==> design/flow/design.v <==
module multiplier #(parameter width_p="inv")
  ( input      [width_p-1:0] a_i
  , input      [width_p-1:0] b_i
  , output [(2*width_p)-1:0] c_o
  );
  assign c_o = a_i * b_i;
endmodule
module chip_top
  ( input          clk_i
  , input          reset_i
  , input          v_i
  , input  [31:0]  a_i
  , input  [31:0]  b_i
  , output         v_o
  , output [63:0]  c_o
  );
  reg        v_r, v_o_r;
  reg [31:0] a_r, b_r;
  reg [63:0] c_r;
  wire [63:0] c_n;
  multiplier #(.width_p(32)) MULT
    (.a_i(a_r)
    ,.b_i(b_r)
    ,.c_o(c_n)
    );
  always @(posedge clk_i) begin
    if (reset_i) begin
      v_r   <= 1'b0;
      v_o_r <= 1'b0;
    end else begin
      v_r   <= v_i;
      v_o_r <= v_r;
    end
    a_r <= a_i;
    b_r <= b_i;
    c_r <= c_n;
  end
  assign v_o = v_o_r;
  assign c_o = c_r;
endmodule
==> design/flow/run.sh <==
#!/bin/bash
# the make line also repeats each setting of config.mk as NAME=value (left out here)
make -C /OpenROAD-flow-scripts/flow DESIGN_CONFIG=/design/flow/config.mk WORK_HOME=/design/flow/orfs CLKGATE_MAP_FILE= finish
==> design/flow/config.mk <==
export PLATFORM = sky130hd
export DESIGN_NAME = chip_top
export DESIGN_NICKNAME = chip_top
export VERILOG_FILES = /design/flow/design.v
export SDC_FILE = /design/flow/constraint.sdc
export NUM_CORES = 4
export LEC_CHECK = 0
export CAP_MARGIN = 30
export CORE_MARGIN = 2
export CORE_UTILIZATION = 72
export CTS_CLUSTER_DIAMETER = 332
export CTS_CLUSTER_SIZE = 32
export HOLD_SLACK_MARGIN = 0.12
export MAX_ROUTING_LAYER = met4
export MIN_ROUTING_LAYER = met1
export PLACE_DENSITY_LB_ADDON = 0.28
export SETUP_SLACK_MARGIN = -0.4
export SLEW_MARGIN = 20
==> design/flow/constraint.sdc <==
create_clock -name core_clock -period 6.06 [get_ports {clk_i}]
set_input_delay 1.2120 -clock core_clock [delete_from_list [all_inputs] [get_ports {clk_i}]]
set_output_delay 1.2120 -clock core_clock [all_outputs]
set_load 0.01 [all_outputs]
==> results_slide.txt, run 1 <==
Key Metrics from the Run

Floorplan
  – Chip area: 51600 um^2
  – Init Core Util: 0.731
  – Row cnt: about 80
  – Die Width: between 200 and 250 um
  – I/O pins: 132
  – Die height: roughly 230 um
  – Area of the core: 49100 um^2

Setup path
  – CP required: 6.47 ns
  – Most used cell, CP: fa_1
  – R2R Path End: c_r[50]$_DFF_P_
  – Startpoint Class: flip-flop
  – Worst reg2reg setup slack: -2.28 ns
  – Buf+Inv Stages, Crit Path: 10
  – Crit-path max FO: 8
  – Slowest-stage cell, CP: fa_1
  – CP max stage delay: a little over 0.6 ns
  – Crit end category: flip-flop
  – CP startpoint: b_r[9]$_DFF_P_
  – Critical Path Sink: c_r[50]$_DFF_P_
  – Worst-case reg-to-reg path depth: 27
  – RR Startpoint: b_r[9]$_DFF_P_
  – Setup CP Type: reg2reg
  – WP depth: 27
  – Cell family with most CP delay: adder cells
  – Crit path DAT: 8.76 ns

Placed design
  – Post-detail-place hpwl: 88.5 mm
  – Placed cells: around 4900
  – GP Congestion: around 1
  – IO buf count: 131

Detailed routing
  – Drt pass-1 iters: 9
  – Initial drt markers: a little under 5000
  – Routed len/inst: around 28 um
  – Routed Antenna Nets: 0
  – Routed WL: 140 mm
  – Number of remaining DRC errors: 0
  – Vias/cell: about 6.5
  – DR vias: about 32000

Status
  – Layout Check Fail Reasons: negative setup slack
  – Status: finished with violations

Worst hold path
  – Min-delay src: v_r$_SDFF_PP0_
  – WHS Path Cells: 1
  – HP Class: reg2reg
  – Worst Hold Path EP: v_o_r$_SDFF_PP0_

STA
  – Fmax: 0.120 GHz
  – Worst hold margin: ~0.46 ns
  – Worst Clk Skew: 0.0374 ns
  – Fin. Hold Viols: 0
  – Worst slew margin: 0.348
  – Final slew viol count: 0
  – Post-layout minimum cycle time: about 8.3 ns
  – Final WS setup: -2.28 ns
  – Setup violators final: 54
  – Final period utilization: 1.38
  – Slew @ Worst Pin: 0.979 ns
  – Unrepaired setup endpoints after global routing: true

GRT
  – First-pass GRT wire length: 189 mm
  – Pin count of the biggest net entering global routing: 25
  – Initial antenna violation count: 24
  – Vias in the first global route: around 34000
  – Total gr overflow: 0
  – Global Route Usage Sum: 0.520

Layout
  – Layout Cells excl Fill: 4999
  – Fillers: 1866
  – Nets: 5507
  – Area delta synth->final: 23.6%

Yosys
  – Asr flop ratio synth: 0
  – Synth mux share: 0
  – Area leader, netlist: fa_1
  – Most common cell in the netlist: fa_1
  – Mapped Cells: between 3000 and 4000
  – Synthesized area per cell: 9.38 um^2
  – Simple share: 0.168
  – Xor/xnor share: 0.0151
  – Distinct lib cells used: about 50
  – Main logic family after synthesis: adder cells
  – Yosys aoi share: 0.0379
  – Fa+ha+maj area frac: 0.592
  – Dominant cell area share: 0.500
  – Synthesized cell area: ~36000 um^2
  – Top cells by count: fa_1, inv_1, and2_1, nand2_1, ha_1
  – Syn. warnings: 1
  – Post-synth EDFFs: 0
  – Yosys chip area: 35900 um^2
  – Top area cell types: fa_1, and2_1, ha_1
  – Main synth FF type: dfxtp_1
  – Synthesized Nets: around 5100
  – Ys flops: about 130
  – Sequential fraction of the synthesis area: 0.0726
  – Yosys stat cell total: 3824

Clock tree
  – Clock root cell: clkbuf_16
  – CTS Buf Count: 17
  – Clk slew on worst S/H paths: 0.07 ns
  – Clock latency on the worst-skew pair: 0.57 ns
  – CTS tree: built
  – CTS sink cnt: 130
  – Clock H-tree levels: 4
  – CTS Buffer Depth: 2

Flow run
  – Tool Warnings: 31
  – Maxcap violations: 0
[metrics by stage]
step	cell area (um^2)	setup TNS, ns	utilization	worst slack (ns)
3_5_place_dp	41100	-50.76	0.838	-1.77
6_report	44300	-96.60	0.904	-2.28
4_1_cts	43300	-35.45	0.883	-1.11
2_1_floorplan	36200	-13.02	-	-0.624
5_1_grt	44300	-101.73	0.903	-2.42
3_3_place_gp	41100	-42.72	0.838	-1.55
[metal layers]
metal	GRT usage	wire, um	part of all wire
met1	0.548	41200	0.29
met2	0.775	59400	0.42
met3	0.222	22500	0.16
met4	0.392	16700	0.12
met5	-	0	0
[repair_timing]
action / 4_1_cts / 5_1_grt
hold buffers: 0 / 0
setup buffers: 47 / 41
setup endpoints to repair: 45 / 51
resized: 294 / 169
pin swaps: 118 / 123
gates cloned: 4 / 1
[layout make-up]
cell class | count | area [um^2] | share of cell area
timing repair buffer | 656 | 6030 | 0.136
clock buffer | 20 | 457 | 0.0103
sequential | 130 | 2710 | 0.0611
antenna | 41 | 103 | 0.00231
inverter | 873 | 3280 | 0.0740
tap | 664 | 831 | 0.0187
multi-input combinational | 2603 | 30800 | 0.694
clock inverter | 12 | 133 | 0.00299
==> run 2, diff against run 1 <==
Settings changed: CAP_MARGIN 30 to 20, CTS_CLUSTER_DIAMETER 332 to default, CTS_CLUSTER_SIZE 32 to 37, HOLD_SLACK_MARGIN 0.12 to default, MAX_ROUTING_LAYER met4 to default, MIN_ROUTING_LAYER met1 to default, PLACE_DENSITY from default to 0.67, PLACE_DENSITY_LB_ADDON 0.28 to default, SETUP_SLACK_MARGIN -0.4 to 0.92.
Clock period 6.06 ns to 4.08 ns, I/O delays scaled along.
==> results_slide.txt, run 2 <==
Key Metrics from the Run

Yosys
  – Sequential fraction of the synthesis area: 0.0726 (unchanged)
  – Synthesized area per cell: 9.38 um^2 (unchanged)
  – Top cells by count: fa_1, inv_1, and2_1, nand2_1, ha_1
  – Fa+ha+maj area frac: 0.592 (unchanged)
  – Main synth FF type: dfxtp_1
  – Synthesized cell area: 35900 um^2 (unchanged)
  – Ys flops: 130 (unchanged)
  – Syn. warnings: 1 (unchanged)
  – Distinct lib cells used: 50 (unchanged)
  – Most common cell in the netlist: fa_1
  – Area leader, netlist: fa_1
  – Dominant cell area share: 0.500 (unchanged)
  – Mapped Cells: 3824 (unchanged)
  – Main logic family after synthesis: adder cells
  – Asr flop ratio synth: 0 (unchanged)
  – Synthesized Nets: 5050 (unchanged)
  – Yosys aoi share: 0.0379 (unchanged)
  – Yosys chip area: 35900 um^2 (unchanged)
  – Xor/xnor share: 0.0151 (unchanged)
  – Simple share: 0.168 (unchanged)
  – Post-synth EDFFs: 0 (unchanged)
  – Synth mux share: 0 (unchanged)
  – Top area cell types: fa_1, and2_1, ha_1
  – Yosys stat cell total: 3824 (unchanged)

Clock tree
  – CTS sink cnt: 130 (unchanged)
  – Clock H-tree levels: 4 (unchanged)
  – CTS tree: built
  – Clk slew on worst S/H paths: 0.07 ns (about the same)
  – Hold_buf cts: 0 (unchanged)
  – Clock latency on the worst-skew pair: 0.53 ns (-0.04 ns)
  – CTS Buf Count: 17 (unchanged)
  – CTS Buffer Depth: 2 (unchanged)
  – Clock root cell: clkbuf_16

Setup path
  – Worst-case reg-to-reg path depth: 27 (unchanged)
  – CP max stage delay: 0.83 ns (+0.22 ns)
  – Critical Path Sink: c_r[63]$_DFF_P_
  – Crit end category: flip-flop
  – Setup CP Type: reg2reg
  – Crit-path max FO: 7 (-1)
  – Slowest-stage cell, CP: fa_1
  – Most used cell, CP: fa_1
  – R2R Path End: c_r[63]$_DFF_P_
  – RR Startpoint: a_r[11]$_DFF_P_
  – Buf+Inv Stages, Crit Path: 8 (-2)
  – Cell family with most CP delay: adder cells
  – Crit path DAT: 8.44 ns (-0.32 ns)
  – CP required: 4.51 ns (-1.96 ns)
  – Startpoint Class: flip-flop
  – Worst reg2reg setup slack: -3.93 ns (-1.65 ns)
  – CP startpoint: a_r[11]$_DFF_P_
  – WP depth: 27 (unchanged)

Floorplan
  – Init Core Util: 0.731 (unchanged)
  – Chip area: 51600 um^2 (unchanged)
  – Die height: 227 um (unchanged)
  – Row cnt: 81 (unchanged)
  – I/O pins: 132 (unchanged)
  – Die Width: 227 um (unchanged)
  – Area of the core: 49100 um^2 (unchanged)

Placed design
  – IO buf count: 131 (unchanged)
  – Post-detail-place hpwl: 90.6 mm (+2.4%)
  – Place WS: -3.52 ns (-1.75 ns)
  – GP Congestion: 0.981 (-1.1%)
  – Placed cells: 4897 (+0.97%)

STA
  – Worst slew margin: 0.453 (+0.106)
  – Final period utilization: 1.96 (+0.587)
  – Fmax: 0.125 GHz (+4.1%)
  – Final WS setup: -3.93 ns (-1.65 ns)
  – Fin. Hold Viols: 0 (unchanged)
  – Post-layout minimum cycle time: 8.01 ns (-0.330 ns)
  – Worst Clk Skew: 0.0381 ns (+0.000737 ns)
  – Unrepaired setup endpoints after global routing: true
  – Setup violators final: 57 (+5.6%)
  – Slew @ Worst Pin: 0.820 ns (-0.159 ns)
  – Final slew viol count: 0 (unchanged)

Layout
  – Nets: 5545 (+0.69%)
  – Layout Utilization: 0.908 (+0.00434)
  – Logic area: 30800 um^2 (about the same)
  – Layout Cells excl Fill: 5005 (+0.12%)
  – Area delta synth->final: 24.2%
  – Reg area: 2700 um^2 (-0.23%)
  – Fillers: 2024 (+8.5%)

Detailed routing
  – Initial drt markers: 3526 (-27%)
  – Drt pass-1 iters: 9 (unchanged)
  – Routed Antenna Nets: 0 (unchanged)
  – Routed len/inst: 25.6 um (-8.4%)
  – Routed WL: 128 mm (-8.3%)
  – Vias/cell: 6.10 (-6.0%)
  – DR vias: 30500 (-5.8%)
  – Number of remaining DRC errors: 0 (unchanged)

Worst hold path
  – Min-delay src: v_r$_SDFF_PP0_
  – HP Class: reg2reg
  – WHS Path Cells: 1 (unchanged)
  – Worst Hold Path EP: v_o_r$_SDFF_PP0_

GRT
  – Vias in the first global route: 33400 (-0.68%)
  – Initial antenna violation count: 12 (-50%)
  – Pin count of the biggest net entering global routing: 28 (+12%)
  – Total gr overflow: 0 (unchanged)
  – First-pass GRT wire length: 183 mm (-3.5%)
  – Global Route Usage Sum: 0.481 (-0.0389)

Flow run
  – Maxcap violations: 0 (unchanged)
  – Tool Warnings: 31 (unchanged)

Status
  – Status: finished with violations
  – Layout Check Fail Reasons: negative setup slack
## run 2: cell type report
class / instances / area share
multi-input cells: 2603 / 0.691
repair buffers: 694 / 0.142
inverters: 873 / 0.0737
flip-flops and latches: 130 / 0.0607
well taps: 664 / 0.0187
clock buffers: 17 / 0.00955
clock inverters: 15 / 0.00444
diodes: 9 / 0.000506
## run 2: stage by stage
stage / hold WS, ns / area [um^2] / TNS [ns]
after floorplan: 0.414 / 36600 / -110.78
after CTS: 0.461 / 43300 / -143.71
after global placement: 0.430 / 41600 / -154.55
after detailed placement: 0.443 / 41600 / -160.89
final: 0.463 / 44500 / -186.72
after global routing: 0.475 / 44500 / -193.10
## run 2: repair_timing
item / in CTS / in global routing
setup endpoints to repair: 60 / 60
gates resized: 186 / 211
cloned: 0 / 1
endpoints found under the hold margin: 0 / 0
buffers inserted: 23 / 42
pin swaps: 57 / 118
## run 2: routing by layer
layer,wire (um),part of all wire,GRT usage,vias up
li1,-,-,-,12100
met1,39500,0.31,0.534,15000
met2,57100,0.45,0.752,2411
met3,19100,0.15,0.211,1014
met4,11600,0.091,0.319,30
met5,862,0.0067,0.00380,-
==> run 3, diff against run 2 <==
Settings changed: CORE_UTILIZATION 72 to 66, CTS_CLUSTER_SIZE 37 to default, PLACE_DENSITY 0.67 to default, SETUP_SLACK_MARGIN 0.92 to -0.36.
Clock period 4.08 ns to 6.41 ns, I/O delays scaled along.
==> results_slide.txt, run 3 <==
Key Metrics from the Run

Placed design
  – Placed cells: 4859 (-0.78%)
  – Post-detail-place hpwl: 87.9 mm (-3.0%)
  – IO buf count: 131 (unchanged)
  – Dpl cell area: 41100 um^2 (-1.4%)
  – GP Congestion: 0.981 (about the same)

Yosys
  – Sequential fraction of the synthesis area: 0.0726 (unchanged)
  – Main synth FF type: dfxtp_1
  – Fa+ha+maj area frac: 0.592 (unchanged)
  – Area leader, netlist: fa_1
  – Most common cell in the netlist: fa_1
  – Synthesized cell area: 35900 um^2 (unchanged)
  – Top cells by count: fa_1, inv_1, and2_1, nand2_1, ha_1
  – Asr flop ratio synth: 0 (unchanged)
  – Synthesized area per cell: 9.38 um^2 (unchanged)
  – Yosys stat cell total: 3824 (unchanged)
  – Syn. warnings: 1 (unchanged)
  – Synthesized Nets: 5050 (unchanged)
  – Post-synth EDFFs: 0 (unchanged)
  – Dominant cell area share: 0.500 (unchanged)
  – Mapped Cells: 3824 (unchanged)
  – Xor/xnor share: 0.0151 (unchanged)
  – Distinct lib cells used: 50 (unchanged)
  – Top area cell types: fa_1, and2_1, ha_1
  – Simple share: 0.168 (unchanged)
  – Yosys aoi share: 0.0379 (unchanged)
  – Yosys chip area: 35900 um^2 (unchanged)
  – Main logic family after synthesis: adder cells
  – Synth mux share: 0 (unchanged)
  – Ys flops: 130 (unchanged)

Flow run
  – Maxcap violations: 0 (unchanged)
  – Tool Warnings: 33 (+6.5%)

Layout
  – Area delta synth->final: 23.1%
  – Nets: 5477 (-1.2%)
  – Final instance area: 44200 um^2 (-0.81%)
  – Fillers: 3194 (+58%)
  – Layout Cells excl Fill: 4963 (-0.84%)

Floorplan
  – Init Core Util: 0.667 (-0.0647)
  – Die Width: 237 um (+4.4%)
  – Row cnt: 85 (+4.9%)
  – Area of the core: 53800 um^2 (+9.7%)
  – Chip area: 56200 um^2 (+8.9%)
  – Die height: 237 um (+4.4%)
  – I/O pins: 132 (unchanged)

Setup path
  – Slowest-stage cell, CP: fa_1
  – Worst reg2reg setup slack: -0.83 ns (+3.10 ns)
  – Crit-path max FO: 7 (unchanged)
  – Crit-path cells: buf_6, and2_4, fa_1, fa_1, fa_1, inv_2, fa_1, inv_1, fa_1, fa_1, fa_2, fa_1, ha_4, nand4_1, nor4_2, inv_1, a211oi_4, o21ai_4, buf_4, o41ai_4, buf_4, xor2_1
  – Crit end category: flip-flop
  – WP depth: 22 (-19%)
  – Critical Path Sink: c_r[46]$_DFF_P_
  – Most used cell, CP: fa_1
  – Cell family with most CP delay: adder cells
  – Buf+Inv Stages, Crit Path: 6 (-2)
  – Crit path DAT: 7.68 ns (-0.76 ns)
  – R2R Path End: c_r[46]$_DFF_P_
  – Setup CP Type: reg2reg
  – CP max stage delay: 0.60 ns (-0.23 ns)
  – CP required: 6.85 ns (+2.34 ns)
  – CP startpoint: a_r[15]$_DFF_P_
  – Worst-case reg-to-reg path depth: 22 (-19%)
  – Startpoint Class: flip-flop
  – RR Startpoint: a_r[15]$_DFF_P_

STA
  – Setup TNS: -22.05 ns (+164.67 ns)
  – Setup violators final: 41 (-28%)
  – Final WS setup: -0.835 ns (+3.10 ns)
  – Unrepaired setup endpoints after global routing: true
  – Worst slew margin: 0.673 (+0.220)
  – Final period utilization: 1.13 (-0.834)
  – Slew @ Worst Pin: 0.488 ns (-0.332 ns)
  – Fmax: 0.138 GHz (+11%)
  – Post-layout minimum cycle time: 7.24 ns (-0.768 ns)
  – Fin. Hold Viols: 0 (unchanged)
  – Final slew viol count: 0 (unchanged)
  – Worst hold margin: 0.448 ns (-0.0154 ns)
  – Worst Clk Skew: 0.0270 ns (-0.0110 ns)

Clock tree
  – Hold_buf cts: 0 (unchanged)
  – Clk slew on worst S/H paths: 0.07 ns (about the same)
  – CTS Buf Count: 17 (unchanged)
  – CTS Buffer Depth: 2 (unchanged)
  – Clock H-tree levels: 4 (unchanged)
  – Clock root cell: clkbuf_16
  – CTS tree: built
  – CTS sink cnt: 130 (unchanged)
  – Clock latency on the worst-skew pair: 0.51 ns (-0.02 ns)

GRT
  – Total gr overflow: 0 (unchanged)
  – Initial antenna violation count: 4 (-8)
  – Vias in the first global route: 31300 (-6.2%)
  – Global Route Usage Sum: 0.395 (-0.0855)
  – Pin count of the biggest net entering global routing: 24 (-14%)
  – First-pass GRT wire length: 167 mm (-8.4%)

Detailed routing
  – DR vias: 28200 (-7.7%)
  – Vias/cell: 5.68 (-6.9%)
  – Routed Antenna Nets: 0 (unchanged)
  – Number of remaining DRC errors: 0 (unchanged)
  – Drt pass-1 iters: 5 (-4)
  – Routed len/inst: 21.9 um (-15%)
  – Initial drt markers: 1766 (-50%)
  – Routed WL: 109 mm (-15%)

Status
  – Status: finished with violations
  – Layout Check Fail Reasons: negative setup slack

Worst hold path
  – Min-delay src: v_r$_SDFF_PP0_
  – WHS Path Cells: 1 (unchanged)
  – Worst Hold Path EP: v_o_r$_SDFF_PP0_
  – HP Class: reg2reg
[run 3: through the flow]
step / utilization / setup WS [ns]
floorplan: - / -0.410
global placement: 0.763 / -1.21
detailed placement: 0.763 / -1.27
CTS: 0.799 / -0.749
global route: 0.821 / -1.01
finish: 0.821 / -0.835
[run 3: cell type report]
type / instances / area [um^2] / share of cell area
diodes: 3 / 7.51 / 0.000170
clock buffers: 18 / 439 / 0.00994
clock inverters: 14 / 144 / 0.00326
inverters: 873 / 3280 / 0.0742
multi-input cells: 2603 / 30600 / 0.693
flip-flops and latches: 130 / 2710 / 0.0614
well taps: 696 / 871 / 0.0197
repair buffers: 626 / 6100 / 0.138
[run 3: routing by layer]
layer	vias to the layer above	part of all wire	global-route usage	wire, um
li1	11900	-	-	-
met1	14400	0.34	0.447	36500
met2	1396	0.51	0.673	55200
met3	474	0.066	0.0653	7190
met4	2	0.089	0.307	9620
met5	-	0.00012	0	13
[run 3: timing repair]
action,CTS,global route
setup endpoints to repair,41,39
setup buffers,48,41
gates cloned,2,3
resized,267,246
pin swaps,128,133
==> run 4, diff against run 3 <==
Settings changed: CAP_MARGIN 20 to 30, CELL_PAD_IN_SITES_DETAIL_PLACEMENT from default to 1, CORE_UTILIZATION 66 to 35, CTS_CLUSTER_DIAMETER from default to 332, CTS_CLUSTER_SIZE from default to 48, GPL_TIMING_DRIVEN from default to 0, HOLD_SLACK_MARGIN from default to 0.12, MAX_ROUTING_LAYER from default to met5, MIN_ROUTING_LAYER from default to met1, PLACE_DENSITY_LB_ADDON from default to 0.13, SETUP_SLACK_MARGIN -0.36 to 1.2, SLEW_MARGIN 20 to 10.
Clock period 6.41 ns to 11.9 ns, I/O delays scaled along.
==> results_slide.txt, run 4 <==
Key Metrics from the Run

Yosys
  – Main logic family after synthesis: adder cells
  – Post-synth EDFFs: 0 (unchanged)
  – Synthesized area per cell: 9.38 um^2 (unchanged)
  – Sequential fraction of the synthesis area: 0.0726 (unchanged)
  – Dominant cell area share: 0.500 (unchanged)
  – Fa+ha+maj area frac: 0.592 (unchanged)
  – Top cells by count: fa_1, inv_1, and2_1, nand2_1, ha_1
  – Most common cell in the netlist: fa_1
  – Yosys stat cell total: 3824 (unchanged)
  – Simple share: 0.168 (unchanged)
  – Synth mux share: 0 (unchanged)
  – Yosys aoi share: 0.0379 (unchanged)
  – Syn. warnings: 1 (unchanged)
  – Synthesized cell area: 35900 um^2 (unchanged)
  – Asr flop ratio synth: 0 (unchanged)
  – Distinct lib cells used: 50 (unchanged)
  – Top area cell types: fa_1, and2_1, ha_1
  – Main synth FF type: dfxtp_1
  – Mapped Cells: 3824 (unchanged)
  – Ys flops: 130 (unchanged)
  – Yosys chip area: 35900 um^2 (unchanged)
  – Xor/xnor share: 0.0151 (unchanged)
  – Synthesized Nets: 5050 (unchanged)
  – Area leader, netlist: fa_1

STA
  – Post-layout minimum cycle time: 10.37 ns (+3.12 ns)
  – Slew @ Worst Pin: 1.14 ns (+0.656 ns)
  – Worst slew margin: 0.238 (-0.435)
  – Unrepaired setup endpoints after global routing: false
  – Final slew viol count: 0 (unchanged)
  – Fmax: 0.0964 GHz (-30%)
  – Setup violators final: 0 (-100%)
  – Setup TNS: 0 ns (+22.05 ns)
  – Fin. Hold Viols: 0 (unchanged)
  – Final period utilization: 0.871 (-0.259)
  – Worst Clk Skew: 0.0220 ns (-0.00500 ns)

Setup path
  – Worst reg2reg setup slack: 1.53 ns (+2.37 ns)
  – Critical Path Sink: c_r[62]$_DFF_P_
  – Most used cell, CP: fa_1
  – CP required: 12.32 ns (+5.47 ns)
  – R2R Path End: c_r[62]$_DFF_P_
  – Buf+Inv Stages, Crit Path: 5 (-1)
  – Setup CP Type: reg2reg
  – Startpoint Class: flip-flop
  – CP startpoint: a_r[13]$_DFF_P_
  – RR Startpoint: a_r[13]$_DFF_P_
  – Slowest-stage cell, CP: nor4_1
  – Crit end category: flip-flop
  – Crit-path max FO: 10 (+3)
  – Crit-path cells: clkbuf_1, nand2_1, fa_1, fa_1, inv_1, fa_1, fa_1, fa_1, fa_1, fa_1, fa_1, ha_1, clkbuf_1, nand4_1, nor4_1, inv_1, a211oi_2, o21ai_0, buf_2, o21a_1, o21ai_0, o211ai_1, xnor2_1
  – Cell family with most CP delay: adder cells
  – Worst-case reg-to-reg path depth: 23 (+4.5%)
  – Crit path DAT: 10.79 ns (+3.11 ns)
  – CP max stage delay: 0.84 ns (+0.24 ns)
  – WP depth: 23 (+4.5%)

Detailed routing
  – Number of remaining DRC errors: 0 (unchanged)
  – Initial drt markers: 1557 (-12%)
  – Routed WL: 140 mm (+29%)
  – Routed len/inst: 26.1 um (+19%)
  – Drt pass-1 iters: 5 (unchanged)
  – DR vias: 26800 (-5.1%)
  – Routed Antenna Nets: 0 (unchanged)
  – Vias/cell: 4.98 (-12%)

Clock tree
  – CTS sink cnt: 130 (unchanged)
  – Clock latency on the worst-skew pair: 0.53 ns (+0.02 ns)
  – Hold_buf cts: 0 (unchanged)
  – CTS tree: built
  – Clock root cell: clkbuf_16
  – Setup repair bufs after CTS: 0 (-100%)
  – CTS Buf Count: 17 (unchanged)
  – Clock H-tree levels: 4 (unchanged)
  – Resize count post-CTS: 0 (-100%)
  – Clk slew on worst S/H paths: 0.07 ns (about the same)
  – CTS Buffer Depth: 2 (unchanged)

GRT
  – Global route hottest layer: met2
  – Initial antenna violation count: 11 (+7)
  – Total gr overflow: 0 (unchanged)
  – Pin count of the biggest net entering global routing: 17 (-29%)
  – GR Util met1: 0.362 (-0.0850)
  – First-pass GRT wire length: 207 mm (+24%)
  – Met2 Usage GRT: 0.466 (-0.207)
  – M3 GR Usage: 0.0553 (-0.00995)
  – Global Route Usage Sum: 0.280 (-0.115)
  – Vias in the first global route: 29900 (-4.4%)

Worst hold path
  – WHS Path Cells: 1 (unchanged)
  – Min-delay src: v_r$_SDFF_PP0_
  – HP Class: reg2reg
  – Worst Hold Path EP: v_o_r$_SDFF_PP0_

Flow run
  – Tool Warnings: 26 (-21%)
  – Maxcap violations: 0 (unchanged)

Layout
  – Final instance area: 39700 um^2 (-10%)
  – Layout Utilization: 0.390 (-0.431)
  – Area delta synth->final: 10.7%
  – Nets: 5216 (-4.8%)
  – Layout Cells excl Fill: 5377 (+8.3%)

Floorplan
  – I/O pins: 132 (unchanged)
  – Die height: 324 um (+37%)
  – Area of the core: 102000 um^2 (+89%)
  – Init Core Util: 0.353 (-0.314)
  – Chip area: 105000 um^2 (+87%)
  – Row cnt: 117 (+38%)
  – Die Width: 324 um (+37%)

Placed design
  – GP Congestion: 0.973 (-0.86%)
  – Dpl cell area: 39100 um^2 (-4.9%)
  – IO buf count: 131 (unchanged)
  – Post-detail-place hpwl: 122 mm (+39%)
  – Placed cells: 5337 (+9.8%)

Status
  – Status: timing/DRC/antenna clean
==> run 4: stage by stage <==
| step | hold slack [ns] | worst slack, ns |
|---|---|---|
| after floorplan | 0.414 | 4.82 |
| after global placement | 0.449 | 0.794 |
| after detailed placement | 0.429 | 1.73 |
| after CTS | 0.444 | 1.70 |
| after global routing | 0.461 | 1.27 |
| final | 0.440 | 1.53 |
==> run 4: final cells by class <==
type	count	area, um^2
Antenna cell	6	15.0
Timing Repair Buffer	147	1500
Fill cell	11800	62000
Buffer	218	818
Clock inverter	15	180
Clock buffer	17	425
Inverter	873	3280
Sequential cell	130	2600
Tap cell	1368	1710
Multi-Input combinational cell	2603	29200
==> run 4: routing by layer <==
metal  wire length (um)  vias up
met5                 11        -
met4               5340        2
met3               9040      200
met2              67300      793
met1              58500    14300
li1                   -    11400
==> run 5, diff against run 4 <==
Settings changed: CAP_MARGIN 30 to 20, CELL_PAD_IN_SITES_DETAIL_PLACEMENT 1 to default, CORE_UTILIZATION 35 to 31, CTS_CLUSTER_DIAMETER 332 to 250, CTS_CLUSTER_SIZE 48 to 60, GPL_ROUTABILITY_DRIVEN from default to 0, HOLD_SLACK_MARGIN 0.12 to default, MAX_ROUTING_LAYER met5 to default, MIN_ROUTING_LAYER met1 to default, PLACE_DENSITY_LB_ADDON 0.13 to 0.21, SETUP_SLACK_MARGIN 1.2 to default, SLEW_MARGIN 10 to 25.
Clock period 11.9 ns to 10.8 ns, I/O delays scaled along.
==> results_slide.txt, run 5 <==
Key Metrics from the Run

Detailed routing
  – Routed Antenna Nets: 0 (unchanged)
  – Drt pass-1 iters: 16 (+11)
  – Routed len/inst: 24.4 um (-6.4%)
  – DR vias: 26300 (-1.6%)
  – Routed WL: 134 mm (-4.2%)
  – Vias/cell: 4.78 (-3.9%)
  – Number of remaining DRC errors: 0 (unchanged)
  – Initial drt markers: 1630 (+4.7%)

STA
  – Fmax: 0.0942 GHz (-2.3%)
  – Worst Clk Skew: 0.0222 ns (+0.000140 ns)
  – Unrepaired setup endpoints after global routing: false
  – Slew @ Worst Pin: 1.19 ns (+0.0496 ns)
  – Post-layout minimum cycle time: 10.61 ns (+0.241 ns)
  – Setup violators final: 0 (unchanged)
  – Worst slew margin: 0.205 (-0.0331)
  – Fin. Hold Viols: 0 (unchanged)
  – Final period utilization: 0.982 (+0.111)
  – Final WS setup: 0.190 ns (-1.34 ns)
  – Final slew viol count: 0 (unchanged)
  – Worst hold margin: 0.444 ns (+0.00421 ns)

Yosys
  – Main synth FF type: dfxtp_1
  – Fa+ha+maj area frac: 0.592 (unchanged)
  – Dominant cell area share: 0.500 (unchanged)
  – Syn. warnings: 1 (unchanged)
  – Yosys stat cell total: 3824 (unchanged)
  – Yosys chip area: 35900 um^2 (unchanged)
  – Simple share: 0.168 (unchanged)
  – Area leader, netlist: fa_1
  – Synthesized area per cell: 9.38 um^2 (unchanged)
  – Synthesized cell area: 35900 um^2 (unchanged)
  – Xor/xnor share: 0.0151 (unchanged)
  – Ys flops: 130 (unchanged)
  – Post-synth EDFFs: 0 (unchanged)
  – Distinct lib cells used: 50 (unchanged)
  – Main logic family after synthesis: adder cells
  – Sequential fraction of the synthesis area: 0.0726 (unchanged)
  – Most common cell in the netlist: fa_1
  – Top area cell types: fa_1, and2_1, ha_1
  – Synth mux share: 0 (unchanged)
  – Asr flop ratio synth: 0 (unchanged)
  – Yosys aoi share: 0.0379 (unchanged)
  – Mapped Cells: 3824 (unchanged)
  – Top cells by count: fa_1, inv_1, and2_1, nand2_1, ha_1
  – Synthesized Nets: 5050 (unchanged)

Status
  – Status: timing/DRC/antenna clean

Flow run
  – Maxcap violations: 0 (unchanged)
  – Tool Warnings: 26 (unchanged)

GRT
  – Pin count of the biggest net entering global routing: 17 (unchanged)
  – Total gr overflow: 0 (unchanged)
  – Global Route Usage Sum: 0.237 (-0.0431)
  – Vias in the first global route: 28700 (-4.1%)
  – First-pass GRT wire length: 199 mm (-3.9%)
  – Initial antenna violation count: 8 (-3)

Setup path
  – Crit path DAT: 11.02 ns (+0.23 ns)
  – WP depth: 22 (-4.3%)
  – CP max stage delay: 0.85 ns (about the same)
  – Setup CP Type: reg2reg
  – Slowest-stage cell, CP: nor4_1
  – CP startpoint: b_r[10]$_DFF_P_
  – Buf+Inv Stages, Crit Path: 4 (-1)
  – Crit-path cells: clkbuf_1, and2_1, fa_1, fa_1, inv_1, fa_1, fa_1, inv_1, fa_1, fa_1, fa_1, fa_1, ha_1, clkbuf_1, nand4_1, nor4_1, a21oi_1, o211ai_1, o21ai_0, o41ai_1, a211oi_1, xnor2_1
  – Startpoint Class: flip-flop
  – Critical Path Sink: c_r[50]$_DFF_P_
  – Cell family with most CP delay: adder cells
  – Most used cell, CP: fa_1
  – R2R Path End: c_r[50]$_DFF_P_
  – Worst-case reg-to-reg path depth: 22 (-4.3%)
  – RR Startpoint: b_r[10]$_DFF_P_
  – Crit-path max FO: 10 (unchanged)
  – CP required: 11.21 ns (-1.11 ns)
  – Worst reg2reg setup slack: 0.19 ns (-1.34 ns)
  – Crit end category: flip-flop

Clock tree
  – Setup repair bufs after CTS: 0 (unchanged)
  – Hold_buf cts: 0 (unchanged)
  – Resize count post-CTS: 0 (unchanged)
  – Clock root cell: clkbuf_16
  – CTS Buffer Depth: 2 (unchanged)
  – CTS Buf Count: 17 (unchanged)
  – Clock latency on the worst-skew pair: 0.54 ns (about the same)
  – Clk slew on worst S/H paths: 0.06 ns (about the same)
  – Clock H-tree levels: 4 (unchanged)
  – CTS tree: built
  – CTS sink cnt: 130 (unchanged)

Floorplan
  – Row cnt: 124 (+6.0%)
  – Init Core Util: 0.313 (-0.0393)
  – Die height: 344 um (+6.2%)
  – Area of the core: 115000 um^2 (+13%)
  – I/O pins: 132 (unchanged)
  – Chip area: 118000 um^2 (+13%)
  – Die Width: 344 um (+6.2%)

Worst hold path
  – Worst Hold Path EP: v_o_r$_SDFF_PP0_
  – HP Class: reg2reg
  – WHS Path Cells: 1 (unchanged)
  – Min-delay src: v_r$_SDFF_PP0_

Placed design
  – IO buf count: 131 (unchanged)
  – Post-detail-place hpwl: 116 mm (-5.2%)
  – Dpl cell area: 39100 um^2 (about the same)
  – Place WS: 0.399 ns (-1.33 ns)

Layout
  – Nets: 5201 (-0.29%)
  – Area delta synth->final: 10.6% (about the same)
  – Final instance area: 39700 um^2 (about the same)
  – Fillers: 12000 (+2.0%)
  – Layout Utilization: 0.347 (-0.0437)
-- run 5: area by class of cell --
type	count	area [um^2]	area share
buffer	218	823	0.0207
tap	1512	1890	0.0477
clock buffer	18	429	0.0108
inverter	873	3280	0.0826
multi-input combinational	2603	29200	0.735
sequential	130	2600	0.0656
clock inverter	14	156	0.00394
timing repair buffer	132	1320	0.0332
antenna	3	7.51	0.000189
-- run 5: per-stage QoR --
| stage | TNS (ns) | instances |
|---|---|---|
| after floorplan | 0 | 3824 |
| after global placement | -1.66 | 5467 |
| after detailed placement | 0 | 5468 |
| after CTS | 0 | 5500 |
| after global routing | 0 | 5501 |
| final | 0 | 5503 |
-- run 5: per-layer routing --
metal | vias up | global-route usage | part of all wire | wire, um
li1 | 11400 | - | - | -
met1 | 13800 | 0.315 | 0.43 | 57800
met2 | 967 | 0.377 | 0.46 | 61400
met3 | 199 | 0.0552 | 0.074 | 9920
met4 | 4 | 0.0828 | 0.038 | 5110
met5 | - | 0 | 0.00024 | 32
==> run 6, diff against run 5 <==
Settings changed: CORE_UTILIZATION 31 to 40, CTS_CLUSTER_DIAMETER 250 to default, CTS_CLUSTER_SIZE 60 to default, GPL_ROUTABILITY_DRIVEN 0 to default, GPL_TIMING_DRIVEN 0 to default, PLACE_DENSITY_LB_ADDON 0.21 to default, SETUP_SLACK_MARGIN from default to 2.2, SLEW_MARGIN 25 to 20.
Clock period 10.8 ns to 7.35 ns, I/O delays scaled along.
==> results_slide.txt, run 6 <==
Key Metrics from the Run

Yosys
  – Main logic family after synthesis: adder cells
  – Synthesized Nets: 5050 (unchanged)
  – Area leader, netlist: fa_1
  – Yosys chip area: 35900 um^2 (unchanged)
  – Synthesized area per cell: 9.38 um^2 (unchanged)
  – Yosys stat cell total: 3824 (unchanged)
  – Syn. warnings: 1 (unchanged)
  – Synthesized cell area: 35900 um^2 (unchanged)
  – Main synth FF type: dfxtp_1
  – Xor/xnor share: 0.0151 (unchanged)
  – Post-synth EDFFs: 0 (unchanged)
  – Mapped Cells: 3824 (unchanged)
  – Top area cell types: fa_1, and2_1, ha_1
  – Distinct lib cells used: 50 (unchanged)
  – Fa+ha+maj area frac: 0.592 (unchanged)
  – Synth mux share: 0 (unchanged)
  – Sequential fraction of the synthesis area: 0.0726 (unchanged)
  – Yosys aoi share: 0.0379 (unchanged)
  – Dominant cell area share: 0.500 (unchanged)
  – Top cells by count: fa_1, inv_1, and2_1, nand2_1, ha_1
  – Simple share: 0.168 (unchanged)
  – Ys flops: 130 (unchanged)
  – Asr flop ratio synth: 0 (unchanged)
  – Most common cell in the netlist: fa_1

Setup path
  – Crit path DAT: 7.76 ns (-3.26 ns)
  – Slowest-stage cell, CP: fa_1
  – Crit end category: flip-flop
  – CP required: 7.76 ns (-3.45 ns)
  – R2R Path End: c_r[60]$_DFF_P_
  – WP depth: 23 (+4.5%)
  – Cell family with most CP delay: adder cells
  – Most used cell, CP: fa_1
  – Setup CP Type: reg2reg
  – Worst-case reg-to-reg path depth: 23 (+4.5%)
  – Critical Path Sink: c_r[60]$_DFF_P_
  – Worst reg2reg setup slack: -0.008 ns (-0.20 ns)
  – Crit-path cells: buf_12, and2_1, fa_1, fa_1, inv_1, fa_2, fa_2, fa_1, inv_1, fa_2, fa_1, fa_1, ha_4, nand4_1, buf_4, nor4_4, inv_1, a211oi_4, o21ai_4, o21a_4, o211ai_1, a31oi_1, xnor2_1
  – CP startpoint: a_r[13]$_DFF_P_
  – RR Startpoint: a_r[13]$_DFF_P_
  – Buf+Inv Stages, Crit Path: 5 (+1)
  – CP max stage delay: 0.56 ns (-0.29 ns)
  – Startpoint Class: flip-flop
  – Crit-path max FO: 9 (-1)

Detailed routing
  – Routed len/inst: 19.3 um (-21%)
  – Drt pass-1 iters: 5 (-11)
  – Initial drt markers: 1581 (-3.0%)
  – Routed WL: 103 mm (-23%)
  – Vias/cell: 4.89 (+2.1%)
  – DR vias: 26100 (-0.85%)
  – Routed Antenna Nets: 0 (unchanged)
  – Number of remaining DRC errors: 0 (unchanged)

Layout
  – Area delta synth->final: 23.9%
  – Layout Utilization: 0.501 (+0.155)
  – Nets: 5390 (+3.6%)

Status
  – Status: finished with violations
  – Layout Check Fail Reasons: negative setup slack

Floorplan
  – Area of the core: 88600 um^2 (-23%)
  – Die Width: 303 um (-12%)
  – Row cnt: 109 (-12%)
  – Chip area: 92100 um^2 (-22%)
  – Die height: 303 um (-12%)
  – I/O pins: 132 (unchanged)
  – Init Core Util: 0.405 (+0.0914)

Worst hold path
  – HP Class: reg2reg
  – Worst Hold Path EP: v_o_r$_SDFF_PP0_
  – WHS Path Cells: 1 (unchanged)
  – Min-delay src: v_r$_SDFF_PP0_

STA
  – Fin. Hold Viols: 0 (unchanged)
  – Worst hold margin: 0.465 ns (+0.0206 ns)
  – Slew @ Worst Pin: 0.903 ns (-0.290 ns)
  – Unrepaired setup endpoints after global routing: true
  – Setup violators final: 2 (+2)
  – Worst slew margin: 0.397 (+0.193)
  – Post-layout minimum cycle time: 7.36 ns (-3.25 ns)
  – Final WS setup: -0.00788 ns (-0.198 ns)
  – Final slew viol count: 0 (unchanged)
  – Worst Clk Skew: 0.0277 ns (+0.00552 ns)
  – Final period utilization: 1.00 (+0.0186)
  – Fmax: 0.136 GHz (+44%)

Clock tree
  – CTS Buffer Depth: 2 (unchanged)
  – Clock root cell: clkbuf_16
  – CTS tree: built
  – CTS sink cnt: 130 (unchanged)
  – Clk slew on worst S/H paths: 0.07 ns (about the same)
  – Clock latency on the worst-skew pair: 0.53 ns (about the same)
  – Clock H-tree levels: 4 (unchanged)
  – Hold_buf cts: 0 (unchanged)
  – CTS Buf Count: 17 (unchanged)

Placed design
  – GP Congestion: approximately 0.88
  – IO buf count: 131 (unchanged)
  – Post-detail-place hpwl: 84.7 mm (-27%)

Flow run
  – Tool Warnings: 29 (+12%)
  – Maxcap violations: 0 (unchanged)

GRT
  – Global Route Usage Sum: 0.235 (-0.00203)
  – Pin count of the biggest net entering global routing: 33 (+16)
  – Initial antenna violation count: 2 (-6)
  – First-pass GRT wire length: 165 mm (-17%)
  – Vias in the first global route: 28800 (+0.50%)
  – Total gr overflow: 0 (unchanged)
[run 6: layer usage]
layer | vias to the layer above | track usage | part of all wire
li1 | 11700 | - | -
met1 | 13700 | 0.332 | 0.45
met2 | 572 | 0.386 | 0.49
met3 | 93 | 0.0332 | 0.050
met4 | 2 | 0.0463 | 0.016
met5 | - | 0 | 0.00013
[run 6: timing repair]
action	4_1_cts	5_1_grt
buffers inserted	47	51
gates cloned	5	5
setup endpoints to repair	55	55
pin swaps	112	104
gates resized	258	197
[run 6: metrics by stage]
stage                     worst slack, ns  setup TNS (ns)  area (um^2)  cells
after floorplan                     0.667               0        36500   3824
after global placement             -0.316           -2.36        40800   5202
after detailed placement           -0.308           -3.21        40800   5202
after CTS                          0.0664               0        43100   5285
after global routing               -0.148          -0.930        44500   5341
final                            -0.00788         -0.0107        44500   5342
[run 6: final cells by class]
type	instances	area, um^2
Antenna cell	1	2.50
Clock buffer	18	429
Clock inverter	13	210
Fill cell	8194	44200
Inverter	873	3280
Multi-Input combinational cell	2603	30900
Sequential cell	130	2720
Tap cell	1165	1460
Timing Repair Buffer	539	5440
==> run 7, diff against run 6 <==
Settings changed: ABC_AREA from default to 1, CTS_CLUSTER_DIAMETER from default to 337, CTS_CLUSTER_SIZE from default to 44, SETUP_SLACK_MARGIN 2.2 to default, SLEW_MARGIN 20 to 0.
Clock period 7.35 ns to 7.5 ns, I/O delays scaled along.
==> results_slide.txt, run 7 <==
Key Metrics from the Run

Setup path
  – Cell family with most CP delay: adder cells
  – Crit path DAT: 7.67 ns (-0.09 ns)
  – R2R Path End: c_r[49]$_DFF_P_
  – Setup CP Type: reg2reg
  – CP required: 7.88 ns (+0.12 ns)
  – Worst reg2reg setup slack: 0.21 ns (+0.21 ns)
  – Buf+Inv Stages, Crit Path: 4 (-1)
  – Most used cell, CP: fa_1
  – Startpoint Class: flip-flop
  – CP startpoint: a_r[26]$_DFF_P_
  – Crit-path max FO: 13 (+4)
  – Crit-path cells: buf_4, nand2_1, fa_1, fa_1, fa_1, fa_1, inv_1, fa_1, fa_1, fa_1, inv_1, fa_1, inv_1, ha_1, nand2_1, nor2_1, nand2_1, nor2_1, nand3_1, nand4_1, nand2_1
  – RR Startpoint: a_r[26]$_DFF_P_
  – CP max stage delay: 0.79 ns (+0.23 ns)
  – Worst-case reg-to-reg path depth: 21 (-8.7%)
  – WP depth: 21 (-8.7%)
  – Critical Path Sink: c_r[49]$_DFF_P_
  – Crit end category: flip-flop
  – Slowest-stage cell, CP: dfxtp_1

Clock tree
  – Clock root cell: clkbuf_16
  – Hold_buf cts: 0 (unchanged)
  – CTS sink cnt: 130 (unchanged)
  – Clock H-tree levels: 4 (unchanged)
  – Setup repair bufs after CTS: 0 (-100%)
  – CTS tree: built
  – Resize count post-CTS: 0 (-100%)
  – CTS Buffer Depth: 2 (unchanged)
  – Clock latency on the worst-skew pair: 0.52 ns (about the same)
  – Clk slew on worst S/H paths: 0.08 ns (about the same)
  – CTS Buf Count: 17 (unchanged)

Yosys
  – Synthesized area per cell: 7.60 um^2 (-19%)
  – Synthesized cell area: 38700 um^2 (+7.8%)
  – Synth mux share: 0 (unchanged)
  – Top cells by count: inv_1, nand2_1, fa_1, ha_1, clkbuf_1
  – Yosys chip area: 38700 um^2 (+7.8%)
  – Simple share: 0.180 (+0.0118)
  – Top area cell types: fa_1, inv_1, nand2_1
  – Yosys aoi share: 0.00851 (-0.0294)
  – Most common cell in the netlist: inv_1
  – Ys flops: 130 (unchanged)
  – Xor/xnor share: 0.00815 (-0.00699)
  – Mapped Cells: 5089 (+33%)
  – Yosys stat cell total: 5089 (+33%)
  – Asr flop ratio synth: 0 (unchanged)
  – Synthesized Nets: 6315 (+25%)
  – Distinct lib cells used: 23 (-54%)
  – Sequential fraction of the synthesis area: 0.0673 (-0.00527)
  – Dominant cell area share: 0.464 (-0.0363)
  – Post-synth EDFFs: 0 (unchanged)
  – Area leader, netlist: fa_1
  – Main synth FF type: dfxtp_1
  – Main logic family after synthesis: adder cells
  – Syn. warnings: 1 (unchanged)
  – Fa+ha+maj area frac: 0.549 (-0.0430)

STA
  – Fmax: 0.137 GHz (+0.87%)
  – Slew @ Worst Pin: 0.904 ns (+0.000819 ns)
  – Final slew viol count: 0 (unchanged)
  – Setup violators final: 0 (-2)
  – Fin. Hold Viols: 0 (unchanged)
  – Final period utilization: 0.973 (-0.0285)
  – Post-layout minimum cycle time: 7.29 ns (-0.0637 ns)
  – Worst Clk Skew: 0.0321 ns (+0.00436 ns)
  – Setup TNS: 0 ns (+0.0107 ns)
  – Unrepaired setup endpoints after global routing: false
  – Worst slew margin: 0.397 (-0.000546)

Flow run
  – Maxcap violations: 0 (unchanged)
  – Tool Warnings: 26 (-10%)

Floorplan
  – Die Width: 315 um (+3.8%)
  – I/O pins: 132 (unchanged)
  – Die height: 315 um (+3.8%)
  – Row cnt: 114 (+4.6%)
  – Area of the core: 96300 um^2 (+8.6%)
  – Init Core Util: 0.402 (-0.00290)
  – Chip area: 99200 um^2 (+7.7%)

Placed design
  – GP Congestion: 0.911 (+3.1%)
  – IO buf count: 131 (unchanged)
  – Post-detail-place hpwl: 93.8 mm (+11%)

Detailed routing
  – DR vias: 29900 (+15%)
  – Routed Antenna Nets: 0 (unchanged)
  – Vias/cell: 4.61 (-5.6%)
  – Diode count: 0 (-1)
  – Number of remaining DRC errors: 0 (unchanged)
  – Routed WL: 107 mm (+3.5%)
  – Drt pass-1 iters: 5 (unchanged)
  – Routed len/inst: 16.5 um (-15%)
  – Initial drt markers: 1829 (+16%)

GRT
  – Pin count of the biggest net entering global routing: 33 (unchanged)
  – Global Route Usage Sum: 0.228 (-0.00636)
  – Initial antenna violation count: 1 (-1)
  – Total gr overflow: 0 (unchanged)
  – First-pass GRT wire length: 175 mm (+6.4%)
  – Vias in the first global route: 31700 (+9.8%)

Worst hold path
  – Worst Hold Path EP: v_o_r$_SDFF_PP0_
  – HP Class: reg2reg
  – Min-delay src: v_r$_SDFF_PP0_
  – WHS Path Cells: 2 (+1)

Layout
  – Nets: 6428 (+19%)
  – Fillers: 9860 (+20%)
  – Area delta synth->final: 10.5%

Status
  – Status: timing/DRC/antenna clean
run 7: per-stage QoR:
stage	setup WS (ns)	std cells	cell area [um^2]	utilization	hold WS, ns
detailed placement	0.236	6459	42100	0.438	0.408
floorplan	1.29	5089	38700	-	0.388
global placement	0.210	6459	42100	0.438	0.394
finish	0.206	6491	42800	0.444	0.417
global route	0.00203	6491	42800	0.444	0.428
CTS	0.209	6491	42800	0.444	0.421
run 7: final cells by class:
| class | count | area (um^2) | share of cell area |
|---|---|---|---|
| multi-input combinational | 3032 | 28800 | 0.675 |
| inverter | 1735 | 6510 | 0.152 |
| sequential | 130 | 2610 | 0.0609 |
| timing repair buffer | 286 | 2590 | 0.0605 |
| tap | 1276 | 1600 | 0.0373 |
| clock buffer | 17 | 425 | 0.00995 |
| clock inverter | 15 | 185 | 0.00433 |
run 7: metal layers:
| metal | share of wire | GRT usage |
|---|---|---|
| met5 | 0.00012 | 0 |
| met1 | 0.43 | 0.308 |
| met2 | 0.50 | 0.397 |
| met4 | 0.020 | 0.0536 |
| met3 | 0.045 | 0.0216 |
==> run 8, diff against run 7 <==
Settings changed: ABC_AREA 1 to default, CORE_UTILIZATION 40 to 17, CTS_CLUSTER_DIAMETER 337 to default, CTS_CLUSTER_SIZE 44 to default, SLEW_MARGIN 0 to 20.
Clock period 7.5 ns to 10.2 ns, I/O delays scaled along.
==> results_slide.txt, run 8 <==
Key Metrics from the Run

GRT
  – Initial antenna violation count: 12 (+11)
  – Total gr overflow: 0 (unchanged)
  – Vias in the first global route: 28200 (-11%)
  – Global Route Usage Sum: 0.104 (-0.125)
  – Pin count of the biggest net entering global routing: 33 (unchanged)
  – First-pass GRT wire length: 170 mm (-2.9%)

Floorplan
  – Chip area: 215000 um^2 (+120%)
  – Die Width: 463 um (+47%)
  – I/O pins: 132 (unchanged)
  – Die height: 463 um (+47%)
  – Area of the core: 210000 um^2 (+120%)
  – Init Core Util: 0.171 (-0.231)
  – Row cnt: 168 (+47%)

Detailed routing
  – Drt pass-1 iters: 5 (unchanged)
  – DR vias: 25100 (-16%)
  – Routed WL: 107 mm (+0.60%)
  – Vias/cell: 3.77 (-18%)
  – Routed Antenna Nets: 0 (unchanged)
  – Number of remaining DRC errors: 0 (unchanged)
  – Initial drt markers: 1501 (-18%)
  – Routed len/inst: 16.1 um (-1.9%)

Clock tree
  – CTS tree: built
  – CTS sink cnt: 130 (unchanged)
  – Clock H-tree levels: 4 (unchanged)
  – Clk slew on worst S/H paths: 0.10 ns (+0.02 ns)
  – Hold_buf cts: 0 (unchanged)
  – CTS Buf Count: 17 (unchanged)
  – Clock root cell: clkbuf_16
  – Clock latency on the worst-skew pair: 0.56 ns (+0.04 ns)
  – CTS Buffer Depth: 2 (unchanged)

Placed design
  – IO buf count: 131 (unchanged)
  – GP Congestion: 0.897 (-1.5%)
  – Post-detail-place hpwl: 91.6 mm (-2.3%)

Yosys
  – Fa+ha+maj area frac: 0.592 (+0.0430)
  – Top cells by count: fa_1, inv_1, and2_1, nand2_1, ha_1
  – Yosys stat cell total: 3824 (-25%)
  – Synthesized Nets: 5050 (-20%)
  – Area leader, netlist: fa_1
  – Synth mux share: 0 (unchanged)
  – Main synth FF type: dfxtp_1
  – Xor/xnor share: 0.0151 (+0.00699)
  – Yosys aoi share: 0.0379 (+0.0294)
  – Mapped Cells: 3824 (-25%)
  – Asr flop ratio synth: 0 (unchanged)
  – Yosys chip area: 35900 um^2 (-7.3%)
  – Synthesized cell area: 35900 um^2 (-7.3%)
  – Dominant cell area share: 0.500 (+0.0363)
  – Ys flops: 130 (unchanged)
  – Main logic family after synthesis: adder cells
  – Syn. warnings: 1 (unchanged)
  – Top area cell types: fa_1, and2_1, ha_1
  – Post-synth EDFFs: 0 (unchanged)
  – Sequential fraction of the synthesis area: 0.0726 (+0.00527)
  – Simple share: 0.168 (-0.0118)
  – Distinct lib cells used: 50 (+120%)
  – Most common cell in the netlist: fa_1
  – Synthesized area per cell: 9.38 um^2 (+23%)

Setup path
  – RR Startpoint: a_r[5]$_DFF_P_
  – Buf+Inv Stages, Crit Path: 7 (+3)
  – Crit-path cells: buf_4, nand2_1, fa_1, inv_1, fa_1, inv_1, fa_1, inv_1, fa_1, fa_1, fa_1, fa_1, fa_1, ha_1, nand4_1, nor4_1, inv_1, a211oi_2, buf_4, o21ai_0, buf_4, o41ai_1, a211oi_1, xnor2_1
  – Crit-path max FO: 17 (+4)
  – Startpoint Class: flip-flop
  – Crit path DAT: 10.16 ns (+2.49 ns)
  – Critical Path Sink: c_r[50]$_DFF_P_
  – Worst-case reg-to-reg path depth: 24 (+14%)
  – Setup CP Type: reg2reg
  – Crit end category: flip-flop
  – CP required: 10.61 ns (+2.73 ns)
  – Most used cell, CP: fa_1
  – WP depth: 24 (+14%)
  – CP max stage delay: 0.93 ns (+0.14 ns)
  – R2R Path End: c_r[50]$_DFF_P_
  – CP startpoint: a_r[5]$_DFF_P_
  – Worst reg2reg setup slack: 0.45 ns (+0.24 ns)
  – Cell family with most CP delay: adder cells
  – Slowest-stage cell, CP: dfxtp_1

Layout
  – Reg area: 2610 um^2 (+0.19%)
  – Area delta synth->final: 14.7%
  – Logic area: 29200 um^2 (+1.2%)
  – Fillers: 23100 (+130%)
  – Nets: 5060 (-21%)
  – Layout Utilization: 0.196 (-0.248)

Worst hold path
  – Worst Hold Path EP: v_o_r$_SDFF_PP0_
  – Min-delay src: v_r$_SDFF_PP0_
  – WHS Path Cells: 1 (-1)
  – HP Class: reg2reg

Status
  – Status: timing/DRC/antenna clean

Flow run
  – Tool Warnings: 26 (unchanged)
  – Maxcap violations: 0 (unchanged)

STA
  – Worst Clk Skew: 0.0336 ns (+0.00156 ns)
  – Unrepaired setup endpoints after global routing: false
  – Worst slew margin: 0.201 (-0.196)
  – Post-layout minimum cycle time: 9.75 ns (+2.46 ns)
  – Fin. Hold Viols: 0 (unchanged)
  – Setup TNS: 0 ns (unchanged)
  – Final slew viol count: 0 (unchanged)
  – Final period utilization: 0.956 (-0.0167)
  – Fmax: 0.103 GHz (-25%)
  – Slew @ Worst Pin: 1.19 ns (+0.289 ns)
  – Setup violators final: 0 (unchanged)
## run 8: repair_timing
action | in CTS | in global routing
buffers inserted | 0 | 0
endpoints found under the hold margin | 0 | 0
resized | 0 | 2
setup endpoints to repair | 0 | 2
## run 8: routing by layer
| metal | routed length [um] | GRT usage |
|---|---|---|
| met5 | 0 | 0 |
| met3 | 7470 | 0.0253 |
| met2 | 48800 | 0.163 |
| met4 | 2450 | 0.0322 |
| met1 | 48700 | 0.140 |
## run 8: cell type report
| class | instances | share of cell area |
|---|---|---|
| inverter | 873 | 0.0797 |
| timing repair buffer | 209 | 0.0464 |
| tap | 2805 | 0.0853 |
| clock buffer | 18 | 0.0107 |
| antenna | 4 | 0.000243 |
| clock inverter | 14 | 0.00472 |
| sequential | 130 | 0.0635 |
| multi-input combinational | 2603 | 0.709 |
## run 8: through the flow
step	setup slack, ns	hold slack, ns	instances	area, um^2
after detailed placement	0.499	0.428	6620	40500
after global placement	-0.527	0.431	6618	40500
after CTS	0.482	0.455	6652	41100
after global routing	0.0168	0.476	6653	41100
final	0.450	0.450	6656	41100
after floorplan	3.12	0.414	3824	35900
==> run 9, diff against run 8 <==
Settings changed: CAP_MARGIN 20 to 5, CORE_UTILIZATION 17 to 72, PLACE_DENSITY from default to 0.67.
Clock period 10.2 ns to 6.7 ns, I/O delays scaled along.
==> results_slide.txt, run 9 <==
Key Metrics from the Run

Yosys
  – Main logic family after synthesis: adder cells
  – Asr flop ratio synth: 0 (unchanged)
  – Dominant cell area share: 0.500 (unchanged)
  – Area leader, netlist: fa_1
  – Most common cell in the netlist: fa_1
  – Synth mux share: 0 (unchanged)
  – Yosys stat cell total: 3824 (unchanged)
  – Synthesized cell area: 35900 um^2 (unchanged)
  – Synthesized Nets: 5050 (unchanged)
  – Distinct lib cells used: 50 (unchanged)
  – Yosys chip area: 35900 um^2 (unchanged)
  – Top area cell types: fa_1, and2_1, ha_1
  – Yosys aoi share: 0.0379 (unchanged)
  – Simple share: 0.168 (unchanged)
  – Fa+ha+maj area frac: 0.592 (unchanged)
  – Mapped Cells: 3824 (unchanged)
  – Syn. warnings: 1 (unchanged)
  – Sequential fraction of the synthesis area: 0.0726 (unchanged)
  – Post-synth EDFFs: 0 (unchanged)
  – Ys flops: 130 (unchanged)
  – Top cells by count: fa_1, inv_1, and2_1, nand2_1, ha_1
  – Xor/xnor share: 0.0151 (unchanged)
  – Synthesized area per cell: 9.38 um^2 (unchanged)
  – Main synth FF type: dfxtp_1

Setup path
  – CP startpoint: a_r[6]$_DFF_P_
  – Startpoint Class: flip-flop
  – CP max stage delay: 0.52 ns (-0.41 ns)
  – Cell family with most CP delay: adder cells
  – WP depth: 27 (+13%)
  – R2R Path End: c_r[57]$_DFF_P_
  – Worst reg2reg setup slack: -0.76 ns (-1.21 ns)
  – CP required: 7.12 ns (-3.49 ns)
  – Crit path DAT: 7.88 ns (-2.28 ns)
  – Most used cell, CP: fa_1
  – Crit-path max FO: 11 (-6)
  – Worst-case reg-to-reg path depth: 27 (+13%)
  – Slowest-stage cell, CP: fa_1
  – Critical Path Sink: c_r[57]$_DFF_P_
  – RR Startpoint: a_r[6]$_DFF_P_
  – Buf+Inv Stages, Crit Path: 8 (+1)
  – Crit end category: flip-flop
  – Setup CP Type: reg2reg

Detailed routing
  – Vias/cell: 6.05 (+60%)
  – Routed len/inst: 23.7 um (+47%)
  – DR vias: 29600 (+18%)
  – Drt pass-1 iters: 6 (+1)
  – Routed WL: 116 mm (+8.1%)
  – Number of remaining DRC errors: 0 (unchanged)
  – Initial drt markers: 2461 (+64%)
  – Routed Antenna Nets: 0 (unchanged)

Floorplan
  – Row cnt: 81 (-52%)
  – Area of the core: 49100 um^2 (-77%)
  – Init Core Util: 0.731 (+0.560)
  – Die Width: 227 um (-51%)
  – Die height: 227 um (-51%)
  – I/O pins: 132 (unchanged)
  – Chip area: 51600 um^2 (-76%)

Layout
  – Final instance area: 43300 um^2 (+5.4%)
  – Nets: 5440 (+7.5%)
  – Area delta synth->final: 20.8%
  – Fillers: 2391 (-90%)
  – Reg area: 2690 um^2 (+2.9%)
  – Logic area: 30400 um^2 (+4.0%)

GRT
  – Global Route Usage Sum: 0.451 (+0.347)
  – Vias in the first global route: 32800 (+16%)
  – Initial antenna violation count: 8 (-4)
  – Total gr overflow: 0 (unchanged)
  – First-pass GRT wire length: 172 mm (+1.2%)
  – Pin count of the biggest net entering global routing: 25 (-24%)

STA
  – Final period utilization: 1.11 (+0.158)
  – Worst Clk Skew: 0.0160 ns (-0.0176 ns)
  – Setup violators final: 41 (+41)
  – Final WS setup: -0.761 ns (-1.21 ns)
  – Worst slew margin: 0.611 (+0.410)
  – Unrepaired setup endpoints after global routing: true
  – Slew @ Worst Pin: 0.584 ns (-0.609 ns)
  – Fmax: 0.134 GHz (+31%)
  – Fin. Hold Viols: 0 (unchanged)
  – Post-layout minimum cycle time: 7.46 ns (-2.29 ns)
  – Final slew viol count: 0 (unchanged)

Flow run
  – Tool Warnings: 31 (+19%)
  – Maxcap violations: 0 (unchanged)

Placed design
  – Post-detail-place hpwl: 86.3 mm (-5.7%)
  – IO buf count: 131 (unchanged)
  – GP Congestion: 0.985 (+9.9%)
  – Dpl cell area: 40700 um^2 (+0.64%)

Clock tree
  – CTS Buf Count: 17 (unchanged)
  – Clock root cell: clkbuf_16
  – Clk slew on worst S/H paths: 0.07 ns (-0.03 ns)
  – Clock latency on the worst-skew pair: 0.53 ns (-0.03 ns)
  – Clock H-tree levels: 4 (unchanged)
  – CTS sink cnt: 130 (unchanged)
  – CTS Buffer Depth: 2 (unchanged)
  – CTS tree: built

Worst hold path
  – WHS Path Cells: 1 (unchanged)
  – HP Class: reg2reg
  – Worst Hold Path EP: v_o_r$_SDFF_PP0_
  – Min-delay src: v_r$_SDFF_PP0_

Status
  – Status: finished with violations
  – Layout Check Fail Reasons: negative setup slack
[run 9: layout make-up]
| cell class | instances | share of cell area |
|---|---|---|
| Multi-Input combinational cell | 2603 | 0.700 |
| Timing Repair Buffer | 589 | 0.129 |
| Inverter | 873 | 0.0757 |
| Sequential cell | 130 | 0.0620 |
| Tap cell | 664 | 0.0192 |
| Clock buffer | 19 | 0.0102 |
| Clock inverter | 12 | 0.00309 |
| Antenna cell | 6 | 0.000347 |
[run 9: timing repair]
item | CTS | global route
hold buffers | 0 | 0
cloned | 2 | 1
resized | 222 | 157
setup buffers | 43 | 24
pin swaps | 106 | 128
setup endpoints to repair | 38 | 44
hold endpoints to repair | 0 | 0
[run 9: metal layers]
| layer | up-vias | routed length, um | share of wire | GRT usage |
|---|---|---|---|---|
| met5 | - | 13 | 0.00011 | 0 |
| met4 | 2 | 13000 | 0.11 | 0.413 |
| met1 | 14800 | 34800 | 0.30 | 0.469 |
| met2 | 2115 | 57200 | 0.49 | 0.756 |
| li1 | 11900 | - | - | - |
| met3 | 861 | 11200 | 0.096 | 0.109 |
[run 9: metrics by stage]
stage | util | std cells | setup slack, ns | hold WS [ns] | TNS, ns
global placement | 0.831 | 4793 | -0.690 | 0.422 | -14.58
CTS | 0.866 | 4867 | -0.570 | 0.449 | -11.40
detailed placement | 0.831 | 4793 | -0.822 | 0.434 | -19.30
finish | 0.883 | 4896 | -0.761 | 0.447 | -18.04
floorplan | - | 3824 | -0.0161 | 0.414 | -0.0195
global route | 0.883 | 4893 | -0.867 | 0.456 | -24.93
